==> zinc: inputs <==
Design IOTDF, start of the top module:
module IOTDF( clk, rst, in_en, iot_in, fn_sel, busy, valid, iot_out);
Settings: LEC_CHECK=0, CAP_MARGIN=35, CORE_MARGIN=2, CORE_UTILIZATION=34, GPL_ROUTABILITY_DRIVEN=0, PLACE_DENSITY_LB_ADDON=0.18, SLEW_MARGIN=20; clock period 4.87 ns.
run.sh (not shown) runs the stock make flow with config.mk's settings and CLKGATE_MAP_FILE=.
==> maple: changes against zinc <==
==> flow/config.mk (replaced) <==
export PLATFORM = sky130hd
export DESIGN_NAME = IOTDF
export DESIGN_NICKNAME = IOTDF
export VERILOG_FILES = /design/flow/design.v
export SDC_FILE = /design/flow/constraint.sdc
export NUM_CORES = 4
export LEC_CHECK = 0
export CAP_MARGIN = 20
export CORE_MARGIN = 2
export CORE_UTILIZATION = 70
export CTS_CLUSTER_DIAMETER = 313
export CTS_CLUSTER_SIZE = 24
export SLEW_MARGIN = 20
==> flow/constraint.sdc (replaced) <==
create_clock -name core_clock -period 2.57 [get_ports {clk}]
set_input_delay 0.5140 -clock core_clock [delete_from_list [all_inputs] [get_ports {clk}]]
set_output_delay 0.5140 -clock core_clock [all_outputs]
set_load 0.01 [all_outputs]
==> comparison <==
- Sequential power: maple is larger than zinc (91%).
- Final cell count: zinc is higher than maple (about 8%).
- maple produced a layout that fails on setup timing. zinc completed with no timing, DRC or antenna violations.
- Between maple and zinc, the lower worst setup slack is in maple (gap 1500 ps).
- Flip-flop count is the same in zinc and maple.
- In maple the via count is larger than in zinc, by 14%.

---

==> amber: inputs <==
IOTDF again, from the RTL that the note above started with.
make LEC_CHECK=0 CAP_MARGIN=20 CORE_MARGIN=2 CORE_UTILIZATION=35 SLEW_MARGIN=20 finish   # period 3.74 ns
==> juniper (differences from amber) <==
- CORE_UTILIZATION: 35 -> 64
==> summary of the runs <==
juniper completed without violations. amber finished clean. Against amber, the count of clock-buffer cells in the layout of juniper is lower by 12. Against juniper, the wire length of amber is larger by about 7%. Combinational power is about the same in amber and juniper. Synthesized cell count is the same in juniper and amber. Between juniper and amber, the lower first-iteration DRC count is in amber (gap 6.5%, measured against amber). Clock skew: amber is lower than juniper (0.0026 ns).

---

==> job 2740 <==
Starting RTL as in the previous note.
Design IOTDF, start of the top module:
module IOTDF( clk, rst, in_en, iot_in, fn_sel, busy, valid, iot_out);
clock: 5.0 ns
lec_check: 0
cap_margin: 15
cell_pad_in_sites_detail_placement: 2
core_margin: 2
core_utilization: 45
cts_cluster_diameter: 369
cts_cluster_size: 15
setup_slack_margin: -0.32
slew_margin: 40
tns_end_percent: 10
==> inputs of job 2419, as changes to job 2740 <==
==> flow/config.mk (replaced) <==
export PLATFORM = sky130hd
export DESIGN_NAME = IOTDF
export DESIGN_NICKNAME = IOTDF
export VERILOG_FILES = /design/flow/design.v
export SDC_FILE = /design/flow/constraint.sdc
export NUM_CORES = 4
export LEC_CHECK = 0
export CAP_MARGIN = 5
export CELL_PAD_IN_SITES_DETAIL_PLACEMENT = 1
export CORE_MARGIN = 2
export CORE_UTILIZATION = 42
export CTS_CLUSTER_DIAMETER = 292
export GPL_TIMING_DRIVEN = 0
export HOLD_SLACK_MARGIN = 0.09
export MAX_ROUTING_LAYER = met4
export PLACE_DENSITY_LB_ADDON = 0.2
export SLEW_MARGIN = 20
export TNS_END_PERCENT = 100
==> inputs of job 6263, as changes to job 2740 <==
--- a/flow/config.mk
+++ b/flow/config.mk
@@ -7,10 +7,12 @@
 export LEC_CHECK = 0
 export CAP_MARGIN = 15
 export CELL_PAD_IN_SITES_DETAIL_PLACEMENT = 2
+export CORE_ASPECT_RATIO = 1.16
 export CORE_MARGIN = 2
 export CORE_UTILIZATION = 45
 export CTS_CLUSTER_DIAMETER = 369
 export CTS_CLUSTER_SIZE = 15
+export HOLD_SLACK_MARGIN = -0.06
 export SETUP_SLACK_MARGIN = -0.32
 export SLEW_MARGIN = 40
-export TNS_END_PERCENT = 10
+export TNS_END_PERCENT = 95
==> design notes <==
The run finished, with violations left. The layout checks failed on max-capacitance violations. Count of non-CTS buffers in the layout: 303. Traced cell by cell, the critical path runs through inv_1 -> ha_1 -> a21o_1 -> a211oi_1 -> o21a_1 -> o21ai_4 -> nor2b_1 -> buf_4 -> mux2i_2.

The run gives 57.11% as the met1 usage in global routing. For this design the static power due to leakage is 24.44 nW. Dividing the detail-routed via count by the number of cells gives 7.723. The post-place instance area was 52,670 um^2.

The max-capacitance violation count was 1. The sequential power reported by the tool is 9.67 mW. For the pin with the worst max-slew slack, the measured transition is 1482 ps. The top metal layer carrying routed signals was met5. Detailed routing placed a total of 42,770 um of wire on met3. The worst register-to-register path has a setup slack of 680 ps.
(the above is from job 2740)
==> design notes <==
The flow ran to the end and the layout has no timing, DRC or antenna violations. The reported sequential group power was 9.26 mW. Setup slack on the worst reg-to-reg path comes out at 790 ps.

The signal on the critical path passes through clkdlybuf4s50_1 -> nand2b_1 -> nor2_2 -> nand2_1 -> o21ai_0 -> nand2_1 -> clkbuf_2 -> clkbuf_2 -> clkbuf_1 -> nand2_1 -> o21ai_0. The top metal layer carrying routed signals was met4. The post-place instance area came out at 53,530 um^2.

The count of non-CTS buffers in the layout works out to 635. For met1 alone, demand over resource in global routing was 52.86%. The final-report max-slew violation count came out at 0. The routed wire length on met3 was 22,920 um.

The transition time at the pin with the least slew margin is 1370 ps.
(the above is from job 2419)
==> design notes <==
The run finished, with violations left. Top metal layer carrying routed signals: met5. The tool flagged a number of max-cap violations equal to 2. In the detailed route, the total length drawn on met3 is 42,430 um.

The detailed-route vias per instance works out to 7.713. The tools report the minimum setup slack among reg-to-reg paths as 680 ps. Hold repair after CTS inserted 0 buffers. The placed instances occupy a cell area of 52,660 um^2. Sequential power for this build is 10.0 mW.

The critical path goes through clkdlybuf4s50_1 -> and4_1 -> nand3_1 -> nor2_1 -> nor2_4 -> buf_12 -> o21ai_0. For this run, global-route usage on met1 was measured as 56.66%. For the final-report max-slew violation count, the log shows 2. The run gives 1744 ps for the transition time at the pin with the least slew margin. The layout checks failed on max-capacitance violations, max-slew violations. The group drawing the most power was sequential cells.
(the above is from job 6263)

---

==> inputs of v4 <==
IOTDF again, from the RTL that the note above started with.
// IOTDF
module IOTDF( clk, rst, in_en, iot_in, fn_sel, busy, valid, iot_out);
make LEC_CHECK=0 ABC_AREA=1 CAP_MARGIN=20 CORE_MARGIN=2 CORE_UTILIZATION=68 CTS_CLUSTER_DIAMETER=359 GPL_ROUTABILITY_DRIVEN=1 MAX_ROUTING_LAYER=met5 MIN_ROUTING_LAYER=met1 SETUP_SLACK_MARGIN=0.08 SLEW_MARGIN=20 TNS_END_PERCENT=95 finish   # period 2.62 ns
==> inputs of v26, as changes to v4 <==
ABC_AREA = unset   (was 1)
CORE_UTILIZATION = 70   (was 68)
CTS_CLUSTER_DIAMETER = 349   (was 359)
CTS_CLUSTER_SIZE = 25   (was unset)
GPL_ROUTABILITY_DRIVEN = unset   (was 1)
MAX_ROUTING_LAYER = unset   (was met5)
MIN_ROUTING_LAYER = unset   (was met1)
SETUP_SLACK_MARGIN = unset   (was 0.08)
TNS_END_PERCENT = unset   (was 95)
==> flow/constraint.sdc (replaced) <==
create_clock -name core_clock -period 3.19 [get_ports {clk}]
set_input_delay 0.6380 -clock core_clock [delete_from_list [all_inputs] [get_ports {clk}]]
set_output_delay 0.6380 -clock core_clock [all_outputs]
set_load 0.01 [all_outputs]
==> notes <==
Of v26 and v4, v4 has the higher sequential power (gap 24%, measured against v4).
Between v26 and v4, the lower register-to-register slack is in v4 (gap 0.12 ns).
In v4 the die area is higher than in v26, by about 6%.
Non-clock buffer count: v4 is higher than v26 (18).
First-iteration DRC count: v4 is higher than v26 (27%).

---

==> try-yarrow: inputs <==
IOTDF again, from the RTL that the note above started with.
==> flow/design.v (excerpt) <==
module IOTDF( clk, rst, in_en, iot_in, fn_sel, busy, valid, iot_out);
input          clk;
input          rst;
input          in_en;
input  [7:0]   iot_in;
input  [2:0]   fn_sel;
output         busy;
output         valid;
output [127:0] iot_out;
localparam DES_ENCRYPT = 3'b001;
localparam DES_DECRYPT = 3'b010;
localparam CRC_GEN     = 3'b011;
localparam SORT        = 3'b100;
localparam IDLE    = 2'd0;
localparam LOAD    = 2'd1;
(* fsm_encoding = "auto" *) reg [1:0]   current_state, next_state;
reg [3:0]   load_cnt, load_cnt_next;
reg         load_sel, load_sel_next;
reg [127:0] data_buf0, data_buf0_next;
reg [127:0] data_buf1, data_buf1_next;
reg [1:0]   buffer_full, buffer_full_next;
reg         compute_sel, compute_sel_next;
reg         compute_active, compute_active_next;
reg         busy_reg, busy_reg_next;
reg [127:0] result_reg, result_reg_next;
reg         valid_reg, valid_reg_next;
  ...
clock: 2.57 ns
lec_check: 0
cap_margin: 20
core_margin: 2
core_utilization: 70
cts_cluster_diameter: 349
cts_cluster_size: 25
max_routing_layer: met4
place_density: 0.64
slew_margin: 20
==> try-lagoon (differences from try-yarrow) <==
- CORE_UTILIZATION: 70 -> 40
- CTS_CLUSTER_DIAMETER: 349 -> unset
- CTS_CLUSTER_SIZE: 25 -> unset
- MAX_ROUTING_LAYER: met4 -> unset
- PLACE_DENSITY: 0.64 -> unset
==> flow/constraint.sdc (replaced) <==
create_clock -name core_clock -period 5.0 [get_ports {clk}]
set_input_delay 1.0000 -clock core_clock [delete_from_list [all_inputs] [get_ports {clk}]]
set_output_delay 1.0000 -clock core_clock [all_outputs]
set_load 0.01 [all_outputs]
==> try-quartz (differences from try-yarrow) <==
- CTS_CLUSTER_DIAMETER: 349 -> 28
- CTS_CLUSTER_SIZE: 25 -> 24
- MAX_ROUTING_LAYER: met4 -> unset
- PLACE_DENSITY: 0.64 -> unset
- SETUP_SLACK_MARGIN: unset -> 0.62
==> flow/constraint.sdc (replaced) <==
create_clock -name core_clock -period 2.08 [get_ports {clk}]
set_input_delay 0.4160 -clock core_clock [delete_from_list [all_inputs] [get_ports {clk}]]
set_output_delay 0.4160 -clock core_clock [all_outputs]
set_load 0.01 [all_outputs]
==> ds_physical_params.txt <==
Summary of implementation characteristics

Parameter                              Value

Floorplan
  Row Count .................. between 90 and 100
  Chip Footprint .................. 72,700 um^2
  Chip Width .................. between 200 and 300 um
  Die Ht .................. 270 um
  Standard cell core area .................. between 60,000 and 70,000 um^2
  FP Core Util .................. roughly 71%

Placement
  Number of instances in the placed design .................. around 7.4k
  Placed wire-length estimate .................. 150,000 um

Outcome
  Status .................. aborted with a tool error
  Stage reached .................. clock tree synthesis (4_1_cts)
  Tool Error .................. [ERROR DPL-0038] Utilization greater than 100%, impossible to legalize
[end of results for try-quartz]
==> ds_physical_params.txt <==
Physical implementation characteristics

Parameter                              Value

Floorplan
  Row Count .................. roughly 130
  Chip Width .................. 355 um
  Die Ht .................. 355 um
  Standard cell core area .................. about 120,000 um^2
  FP Core Util .................. a little over 40%
  Chip Footprint .................. between 100,000 and 150,000 um^2

Placement
  Placed wire-length estimate .................. 134,000 um
  Number of instances in the placed design .................. 7,047

Synth
  Top-area cell share .................. a little over two fifths

Outcome
  Status .................. finished clean
[end of results for try-lagoon]
==> ds_physical_params.txt <==
Physical implementation characteristics

Parameter                              Value

Outcome
  Status .................. failed layout checks
  Checks failing in the layout checks ......... setup timing

Placement
  Post-placement cell area .................. 56,400 um^2
  Number of instances in the placed design .................. 6,919
  Placed wire-length estimate .................. 140,000 um

Clock tree
  Clock-pin slew reported for the worst setup and hold paths after clock tree synthesis .................. 0.12 ns

Final layout
  Sequential fraction of total cell area .................. between 30 and 40%

Global routing
  Total routing usage reported by global routing .................. between 50% and 60%
  Maximum number of pins on one net before global-route repair .................. between 100 and 150

Floorplan
  Chip Footprint .................. slightly above 70,000 um^2
  Chip Width .................. approximately 270 um
  Standard cell core area .................. 69,900 um^2
  FP Core Util .................. 70.7%
  Row Count .................. ~97

Power and ir drop
  Part of the power in combinational logic .................. 38.5%
  Psw .................. roughly 0.017 W

STA
  Final worst setup slack .................. -0.125 ns
  Number of setup violations in the final report .................. 12

Flow run
  Count of warning messages emitted by the tools .................. a little over 100

Route
  Tally of nets with antenna violations remaining after routing .................. 0
[end of results for try-yarrow]

---

==> v32: inputs <==
Starting RTL as in the previous note.
Settings: LEC_CHECK=0, CAP_MARGIN=25, CELL_PAD_IN_SITES_DETAIL_PLACEMENT=2, CORE_ASPECT_RATIO=1.16, CORE_MARGIN=5, CORE_UTILIZATION=45, CTS_CLUSTER_DIAMETER=369, CTS_CLUSTER_SIZE=15, SETUP_SLACK_MARGIN=-0.32, SLEW_MARGIN=40, TNS_END_PERCENT=95; clock period 5.0 ns.
==> inputs of v34, as changes to v32 <==
CAP_MARGIN = 20   (was 25)
CELL_PAD_IN_SITES_DETAIL_PLACEMENT = unset   (was 2)
CORE_ASPECT_RATIO = unset   (was 1.16)
CORE_MARGIN = 2   (was 5)
CORE_UTILIZATION = 10   (was 45)
CTS_CLUSTER_DIAMETER = unset   (was 369)
CTS_CLUSTER_SIZE = unset   (was 15)
SETUP_SLACK_MARGIN = unset   (was -0.32)
SLEW_MARGIN = 20   (was 40)
TNS_END_PERCENT = unset   (was 95)
==> flow/constraint.sdc (replaced) <==
create_clock -name core_clock -period 7.94 [get_ports {clk}]
set_input_delay 1.5880 -clock core_clock [delete_from_list [all_inputs] [get_ports {clk}]]
set_output_delay 1.5880 -clock core_clock [all_outputs]
set_load 0.01 [all_outputs]
==> results <==
- Against v32, the total power of v34 is lower by about 40%.
- Area after synthesis is the same in v34 and v32.
- Die area: v32 is lower than v34 (about 80%).
- v32 passed the timing, design-rule and antenna checks. v34 completed with no timing, DRC or antenna violations.
- Against v34, the first-iteration DRC count of v32 is larger by 59%.
- Between v32 and v34, the lower hold slack is in v34 (gap 15 ps).
- Between v32 and v34, the lower clock skew is in v32 (gap 10 ps).
- In critical path depth, v32 and v34 do not differ.
- Between v34 and v32, the lower non-clock buffer count is in v34 (gap 59).
==> figures <==
item	v34	v32
Largest net degree at the start of global routing	180	235
Setup Slack @ Placement	2680 ps	462 ps
Clock-pin slew reported for the worst setup and hold paths after clock tree synthesis	60 ps	80 ps
Height of the die	707 microns	367 microns
Placeable core area	493000 sq um	109000 sq um
DRC marker count from the first detailed-route iteration	5463	8677
Number of buffers inserted during clock tree synthesis	93	67
Clock network power share	0.305	0.230
Run status	no timing/DRC/antenna violations	no timing/DRC/antenna violations
Wirelength per Cell	17.0 microns	43.1 microns
Sequential power share	0.389	0.408
Required time reported for the critical path endpoint	8520 ps	5590 ps
Number of cells on the worst reg-to-reg path	6	10
Maximum VDD drop	0.000198 V	0.000573 V
Combinational cell area excluding buffers and inverters	25400 sq um	25900 sq um
Final cell count without fillers	12042	7026
Fraction of standard cell area in multi-input logic	0.415	0.472
Routed met3 length	21000 microns	38700 microns

---

==> 07-22: inputs <==
IOTDF again, from the RTL that the note above started with.
Design IOTDF, start of the top module:
module IOTDF( clk, rst, in_en, iot_in, fn_sel, busy, valid, iot_out);
==> flow/config.mk <==
export PLATFORM = sky130hd
export DESIGN_NAME = IOTDF
export DESIGN_NICKNAME = IOTDF
export VERILOG_FILES = /design/flow/design.v
export SDC_FILE = /design/flow/constraint.sdc
export NUM_CORES = 4
export LEC_CHECK = 0
export CAP_MARGIN = 20
export CELL_PAD_IN_SITES_DETAIL_PLACEMENT = 0
export CORE_MARGIN = 2
export CORE_UTILIZATION = 70
export CTS_CLUSTER_DIAMETER = 22
export GPL_ROUTABILITY_DRIVEN = 0
export MAX_ROUTING_LAYER = met5
export PLACE_DENSITY = 0.67
export SLEW_MARGIN = 20
==> flow/constraint.sdc <==
create_clock -name core_clock -period 2.41 [get_ports {clk}]
set_input_delay 0.4820 -clock core_clock [delete_from_list [all_inputs] [get_ports {clk}]]
set_output_delay 0.4820 -clock core_clock [all_outputs]
set_load 0.01 [all_outputs]
==> 07-26: changes against 07-22 <==
- CELL_PAD_IN_SITES_DETAIL_PLACEMENT: 0 -> default
- CTS_CLUSTER_DIAMETER: 22 -> 349
- CTS_CLUSTER_SIZE: default -> 25
- GPL_ROUTABILITY_DRIVEN: 0 -> default
- HOLD_SLACK_MARGIN: default -> -0.08
- MAX_ROUTING_LAYER: met5 -> met4
- PLACE_DENSITY: 0.67 -> 0.64
==> flow/constraint.sdc (replaced) <==
create_clock -name core_clock -period 2.08 [get_ports {clk}]
set_input_delay 0.4160 -clock core_clock [delete_from_list [all_inputs] [get_ports {clk}]]
set_output_delay 0.4160 -clock core_clock [all_outputs]
set_load 0.01 [all_outputs]
==> 09-09: changes against 07-22 <==
- ABC_AREA: default -> 1
- CELL_PAD_IN_SITES_DETAIL_PLACEMENT: 0 -> default
- CORE_UTILIZATION: 70 -> 58
- CTS_CLUSTER_DIAMETER: 22 -> default
- MIN_ROUTING_LAYER: default -> met1
- PLACE_DENSITY: 0.67 -> default
- PLACE_DENSITY_LB_ADDON: default -> 0.21
- SETUP_SLACK_MARGIN: default -> 0.08
- TNS_END_PERCENT: default -> 20
==> flow/constraint.sdc (replaced) <==
create_clock -name core_clock -period 3.43 [get_ports {clk}]
set_input_delay 0.6860 -clock core_clock [delete_from_list [all_inputs] [get_ports {clk}]]
set_output_delay 0.6860 -clock core_clock [all_outputs]
set_load 0.01 [all_outputs]
==> notes <==
09-09 completed without violations. 07-22 did not get past clock tree synthesis, error DPL-0033. 07-26 ended with an error in global routing, error DPL-0038.
Area after synthesis is the same in 07-22 and 07-26.
In 09-09 the die size is larger than in 07-22, by 24%.
Between 07-22 and 09-09, the lower synthesized cell count is in 07-22 (gap 20%, measured against 09-09).
==> figures <==
quantity	09-09	07-22	07-26
Status	no timing/DRC/antenna violations	stopped before the end	stopped before the end
Stage where the flow stopped	-	clock tree synthesis	global routing
Floorplan row count	108	97	97
Post-synthesis cell type count	51	81	81
Arithmetic-cell share of the synthesized area counting full adders, half adders and majority gates	4.42%	4.56%	4.56%
Post-CTS Setup Bufs	0	-	74
Mean post-synth cell area	7.27 µm²	8.83 µm²	8.83 µm²
Synth Instances	7000	5594	5594
Clk sink count	869	-	869
Post-placement worst setup slack	0.266 ns	-0.476 ns	-0.737 ns
Area inside the core boundary	86900 µm²	69900 µm²	69900 µm²
Cell count in the Yosys report	7000	5594	5594
Quantity of hold-fixing buffers added after cts	0	-	0
Multiplexer area fraction after synthesis	0.209%	7.95%	7.95%
Inst Count DP	8043	7008	7390
Vertical die dimension	300 µm	270 µm	270 µm
XORs/XNORs by Area	0.723%	2.84%	2.84%
Total die size	90200 µm²	72700 µm²	72700 µm²
CTS Buffer Depth	3	-	3
Placed Instance Area	53900 µm²	57200 µm²	60500 µm²
Power is estimated from default activity; no workload was simulated.
